Design sin_cos, start of the top module:
module sin_cos #(
	parameter	ASIZE	=	16,
	parameter	DSIZE	= 	16,
	parameter	RNUM	= 	16
)(
	input				clock 	,
	input [ASIZE-1:0]	angle   ,
	output[DSIZE-1:0]	cos		,
	output[DSIZE-1:0]	sin		
);
export LEC_CHECK = 0
export CAP_MARGIN = 5
export CELL_PAD_IN_SITES_DETAIL_PLACEMENT = 1
export CORE_MARGIN = 9
export CORE_UTILIZATION = 54
export CTS_CLUSTER_SIZE = 38
export GPL_ROUTABILITY_DRIVEN = 0
export GPL_TIMING_DRIVEN = 0
export SLEW_MARGIN = 40
export TNS_END_PERCENT = 50
create_clock -name core_clock -period 8.55 [get_ports {clock}]
run.sh (not shown) runs the stock make flow with config.mk's settings and CLKGATE_MAP_FILE=.
==> next run, changes <==
==> flow/config.mk (replaced) <==
export PLATFORM = sky130hd
export DESIGN_NAME = sin_cos
export DESIGN_NICKNAME = sin_cos
export VERILOG_FILES = /design/flow/design.v
export SDC_FILE = /design/flow/constraint.sdc
export NUM_CORES = 4
export LEC_CHECK = 0
export CAP_MARGIN = 20
export CORE_MARGIN = 2
export CORE_UTILIZATION = 40
export SLEW_MARGIN = 20
==> flow/constraint.sdc (replaced) <==
create_clock -name core_clock -period 6.3 [get_ports {clock}]
set_input_delay 1.2600 -clock core_clock [delete_from_list [all_inputs] [get_ports {clock}]]
set_output_delay 1.2600 -clock core_clock [all_outputs]
set_load 0.01 [all_outputs]
Effect: The new run went through all stages and came out clean; synthesized cell count stays the same; hold slack loses 17 ps; maximum frequency increases by 35%; cell area grows by 3.0%; global-route usage came out lower by 9.1 points; via count is lower by 4.8%.

== job 101 ==
sin_cos again, from the RTL that the note above started with.
## sin_cos
module sin_cos #(
	parameter	ASIZE	=	16,
	parameter	DSIZE	= 	16,
	parameter	RNUM	= 	16
)(
	input				clock 	,
	input [ASIZE-1:0]	angle   ,
	output[DSIZE-1:0]	cos		,
	output[DSIZE-1:0]	sin		
);
make LEC_CHECK=0 ABC_AREA=1 CAP_MARGIN=20 CORE_MARGIN=2 CORE_UTILIZATION=72 CTS_CLUSTER_DIAMETER=211 PLACE_DENSITY_LB_ADDON=0.05 SETUP_SLACK_MARGIN=-0.42 SLEW_MARGIN=5 TNS_END_PERCENT=5 finish   # period 4.52 ns
Job 101 finished all stages; however, its layout fails the closing checks, the failures being negative setup slack.
diff inputs: job 101 => job 102
Settings: a change of SLEW_MARGIN from 5 to 20; a change of SETUP_SLACK_MARGIN from -0.42 to 1.39; a deleted TNS_END_PERCENT that had been 5; an added CTS_CLUSTER_SIZE of 74; a deleted CTS_CLUSTER_DIAMETER that had been 211; a deleted ABC_AREA that had been 1; a change of PLACE_DENSITY_LB_ADDON from 0.05 to 0.0; a change of the clock period (ns, I/O delays scaled along) from 4.52 to 5.63.
==> results <==
Job 102 completed end to end; final checks failed (negative setup slack). Going from job 101 to job 102, yosys stat cell total shrank by more than a quarter. Job 102: count of filler cells inserted in the layout lower than job 101. Across both runs, fraction of standard cell area that is sequential was higher for job 102 than for job 101.
Input changes introduced in job 103 (baseline for comparison: job 102):
Settings: a change of CTS_CLUSTER_SIZE from 74 to 91; a deleted SETUP_SLACK_MARGIN that had been 1.39; a change of PLACE_DENSITY_LB_ADDON from 0.0 to 0.28; an added ABC_AREA of 1; a change of the clock period (ns, I/O delays scaled along) from 5.63 to 5.07.
### Flow results
- Not one of job 102 and job 103 finished clean.
- What the final checks of job 102 revealed, after a flow that finished every stage, was a layout that fails on negative setup slack.
- Core util | job 103 vs job 102 | job 103 higher
- Of job 103 and job 102, job 102 shows the higher multi-input combinational area share, with job 103 below it.
- In job 103, register-to-register slack is higher than in job 102.
--- input diff job 103..job 104 ---
Settings: a deleted PLACE_DENSITY_LB_ADDON that had been 0.28; a deleted ABC_AREA that had been 1; an added PLACE_DENSITY of 0.38; a deleted CTS_CLUSTER_SIZE that had been 91; a change of the clock period (ns, I/O delays scaled along) from 5.07 to 4.83.
Notes after the runs:
- The flow for job 104 finished, though final verification flagged negative setup slack.
- Diff job 103 and job 104: horizontal die size lower in job 104
- From job 103 to job 104 the numbers moved as follows: mean instance size in the synthesized netlist picked up an extra 22%; worst hold slack held steady; last weighted congestion value of the routability-driven placer fell 6.0%.
- When job 104 is measured against job 103, its worst setup slack turns out 0.75 ns lower.
- Job 103 -> job 104: number of stages on the worst setup path decreased by a little under 10%
- Launch point of the critical path = SHIFT_BLOCK[15].shift_sub_inst.data[17]: job 103; launch point of the critical path = COS_COEFF_BLOCK[4].collect_cos_inst.mul_data[24]: job 104
- Job 104 packs its core more loosely than job 103.
Setup changes, job 104 to job 105
Settings: setting SETUP_SLACK_MARGIN to -0.33 for the first time; removing PLACE_DENSITY (formerly 0.38); changing CORE_UTILIZATION from 72 to 64; changing the clock period (ns, I/O delays scaled along) from 4.83 to 4.94.
### Flow results
Job 105 and job 104: no clean run
Although it ran to completion, job 105 produced a layout that fails the final checks because of negative setup slack.
Looking at maximum single-stage delay on the critical path, job 105 sits 0.10 ns lower than job 104 does.
Job 105 against job 104: total non-filler cell area in the finished layout now sits lower, detailed-route vias per instance now sits lower.
Looking at job 105 and job 104, the clock buffer and inverter area fraction after layout is a wash.
Between job 105 and job 104, transition time at the pin with the least slew margin is lower for job 105, job 104 comes in above that.
Number of clock buffers in the layout in job 105 vs job 104: up 2.2%
Via count: job 105 < job 104
Job 105 vs job 104, area of the die went up by about 12%.
Count of standard-cell rows: job 105 > job 104

Starting RTL as in the previous note.
// sin_cos
module sin_cos #(
	parameter	ASIZE	=	16,
	parameter	DSIZE	= 	16,
	parameter	RNUM	= 	16
)(
	input				clock 	,
	input [ASIZE-1:0]	angle   ,
	output[DSIZE-1:0]	cos		,
	output[DSIZE-1:0]	sin		
);
clock: 5.54 ns
lec_check: 0
abc_area: 1
cap_margin: 40
core_margin: 2
core_utilization: 72
cts_cluster_diameter: 106
place_density_lb_addon: 0.01
setup_slack_margin: -0.34
slew_margin: 20
The baseline finished but fails on negative setup slack.
Then changed:
CAP_MARGIN = 20   (was 40)
CORE_UTILIZATION = 70   (was 72)
CTS_CLUSTER_DIAMETER = default   (was 106)
PLACE_DENSITY_LB_ADDON = default   (was 0.01)
SETUP_SLACK_MARGIN = 1.14   (was -0.34)
clock period = 6.55 ns   (was 5.54 ns; I/O delays follow)
Outcome: This time the run completed with no timing, DRC or antenna violations. Wire length decreases by 0.37%. Hold slack barely changes. Area after synthesis is unchanged.
Then changed:
CORE_UTILIZATION = 71   (was 70)
CTS_CLUSTER_SIZE = 91   (was default)
SETUP_SLACK_MARGIN = default   (was 1.14)
clock period = 5.07 ns   (was 6.55 ns; I/O delays follow)
Now the flow reached the layout checks and failed them: negative setup slack.
Critical path depth rose by 2.
Final cell count rose by a few percent.
Via count rose by a few percent.
Routed wire length rose by roughly a tenth.
Hold slack got worse by 4.1 ps.
Count of clock-buffer cells in the layout is unchanged.
Fmax fell slightly.
Utilization rose by 6.5 points.
Synthesized area is unchanged.
Then changed:
ABC_AREA = default   (was 1)
CORE_UTILIZATION = 72   (was 71)
CTS_CLUSTER_DIAMETER = 170   (was default)
CTS_CLUSTER_SIZE = default   (was 91)
PLACE_DENSITY_LB_ADDON = 0.01   (was default)
SETUP_SLACK_MARGIN = 1.69   (was default)
clock period = 5.7 ns   (was 5.07 ns; I/O delays follow)
The new run produced a layout that fails on negative setup slack.
Global-route usage drops by 4.6 points.
Die size drops by about 10%.
Area after synthesis drops by 8.6%.

sin_cos again, from the RTL that the note above started with.
Settings: LEC_CHECK=0, ABC_AREA=1, CAP_MARGIN=35, CORE_MARGIN=2, CORE_UTILIZATION=72, CTS_CLUSTER_DIAMETER=103, CTS_CLUSTER_SIZE=75, SETUP_SLACK_MARGIN=-0.33, SLEW_MARGIN=20; clock period 4.26 ns.
The baseline died in global routing.
Edit:
--- a/flow/config.mk
+++ b/flow/config.mk
@@ -6,10 +6,9 @@
 export NUM_CORES = 4
 export LEC_CHECK = 0
-export ABC_AREA = 1
 export CAP_MARGIN = 35
 export CORE_MARGIN = 2
 export CORE_UTILIZATION = 72
 export CTS_CLUSTER_DIAMETER = 103
-export CTS_CLUSTER_SIZE = 75
-export SETUP_SLACK_MARGIN = -0.33
+export PLACE_DENSITY_LB_ADDON = 0.3
+export SETUP_SLACK_MARGIN = 0.74
 export SLEW_MARGIN = 20
==> flow/constraint.sdc (replaced) <==
create_clock -name core_clock -period 4.94 [get_ports {clock}]
set_input_delay 0.9880 -clock core_clock [delete_from_list [all_inputs] [get_ports {clock}]]
set_output_delay 0.9880 -clock core_clock [all_outputs]
set_load 0.01 [all_outputs]
Outcome: The changed run produced a layout that fails on setup timing. Die area drops by 8.5%. Synthesized area drops by 8.6%. Synthesized cell count drops by 25%.

Starting RTL as in the previous note.
Design sin_cos, start of the top module:
module sin_cos #(
	parameter	ASIZE	=	16,
	parameter	DSIZE	= 	16,
	parameter	RNUM	= 	16
)(
	input				clock 	,
	input [ASIZE-1:0]	angle   ,
	output[DSIZE-1:0]	cos		,
	output[DSIZE-1:0]	sin		
);
clock: 4.26 ns
lec_check: 0
abc_area: 1
cap_margin: 35
core_margin: 2
core_utilization: 72
cts_cluster_diameter: 103
cts_cluster_size: 40
setup_slack_margin: -0.33
slew_margin: 20
The baseline did not get past global routing (5_1_grt) with ODB-0269.
Rerun with:
--- a/flow/config.mk
+++ b/flow/config.mk
@@ -8,2 +8 @@
-export ABC_AREA = 1
-export CAP_MARGIN = 35
+export CAP_MARGIN = 20
@@ -11,4 +10 @@
-export CORE_UTILIZATION = 72
-export CTS_CLUSTER_DIAMETER = 103
-export CTS_CLUSTER_SIZE = 40
-export SETUP_SLACK_MARGIN = -0.33
+export CORE_UTILIZATION = 62
==> flow/constraint.sdc (replaced) <==
create_clock -name core_clock -period 5.83 [get_ports {clock}]
set_input_delay 1.1660 -clock core_clock [delete_from_list [all_inputs] [get_ports {clock}]]
set_output_delay 1.1660 -clock core_clock [all_outputs]
set_load 0.01 [all_outputs]
After rerunning: This time the run ran to the end with violations: negative setup slack; die size went up by 6.0%; synthesized cell count came out lower by 25%; area after synthesis went down by 8.6%.
Rerun with:
--- a/flow/config.mk
+++ b/flow/config.mk
@@ -10 +10,2 @@
-export CORE_UTILIZATION = 62
+export CORE_UTILIZATION = 66
+export SETUP_SLACK_MARGIN = 1.39
==> flow/constraint.sdc (replaced) <==
create_clock -name core_clock -period 5.63 [get_ports {clock}]
set_input_delay 1.1260 -clock core_clock [delete_from_list [all_inputs] [get_ports {clock}]]
set_output_delay 1.1260 -clock core_clock [all_outputs]
set_load 0.01 [all_outputs]
The changed run completed, yet does not pass: negative setup slack.
Critical path depth stays the same.
Setup slack gets worse by 0.14 ns.
Die size fell by 6.0%.
Register-to-register slack gets worse by 0.14 ns.
Maximum frequency came out higher by 1.1%.
Sequential share of layout area is lower by 0.34 points.
Rerun with:
--- a/flow/config.mk
+++ b/flow/config.mk
@@ -10,2 +10,4 @@
-export CORE_UTILIZATION = 66
-export SETUP_SLACK_MARGIN = 1.39
+export CORE_UTILIZATION = 72
+export CTS_CLUSTER_SIZE = 74
+export PLACE_DENSITY_LB_ADDON = 0.0
+export SETUP_SLACK_MARGIN = 1.63
The new run reached the layout checks and failed them: negative setup slack.
Worst setup slack got worse by 0.26 ns.
Utilization rose by 6.8 points.
Final area is lower by 0.75%.
Rerun with:
--- a/flow/config.mk
+++ b/flow/config.mk
@@ -10,4 +10 @@
-export CORE_UTILIZATION = 72
-export CTS_CLUSTER_SIZE = 74
-export PLACE_DENSITY_LB_ADDON = 0.0
-export SETUP_SLACK_MARGIN = 1.63
+export CORE_UTILIZATION = 40
==> flow/constraint.sdc (replaced) <==
create_clock -name core_clock -period 3.76 [get_ports {clock}]
set_input_delay 0.7520 -clock core_clock [delete_from_list [all_inputs] [get_ports {clock}]]
set_output_delay 0.7520 -clock core_clock [all_outputs]
set_load 0.01 [all_outputs]
Outcome: The changed run produced a layout that fails on negative setup slack; die area climbs by 79%; synthesized cell count stays the same; maximum frequency is higher by 4.5%; cell area grows by 5.6%; final cell count went up by 16%; flip-flop count does not change; clock skew grows by 0.0050 ns.
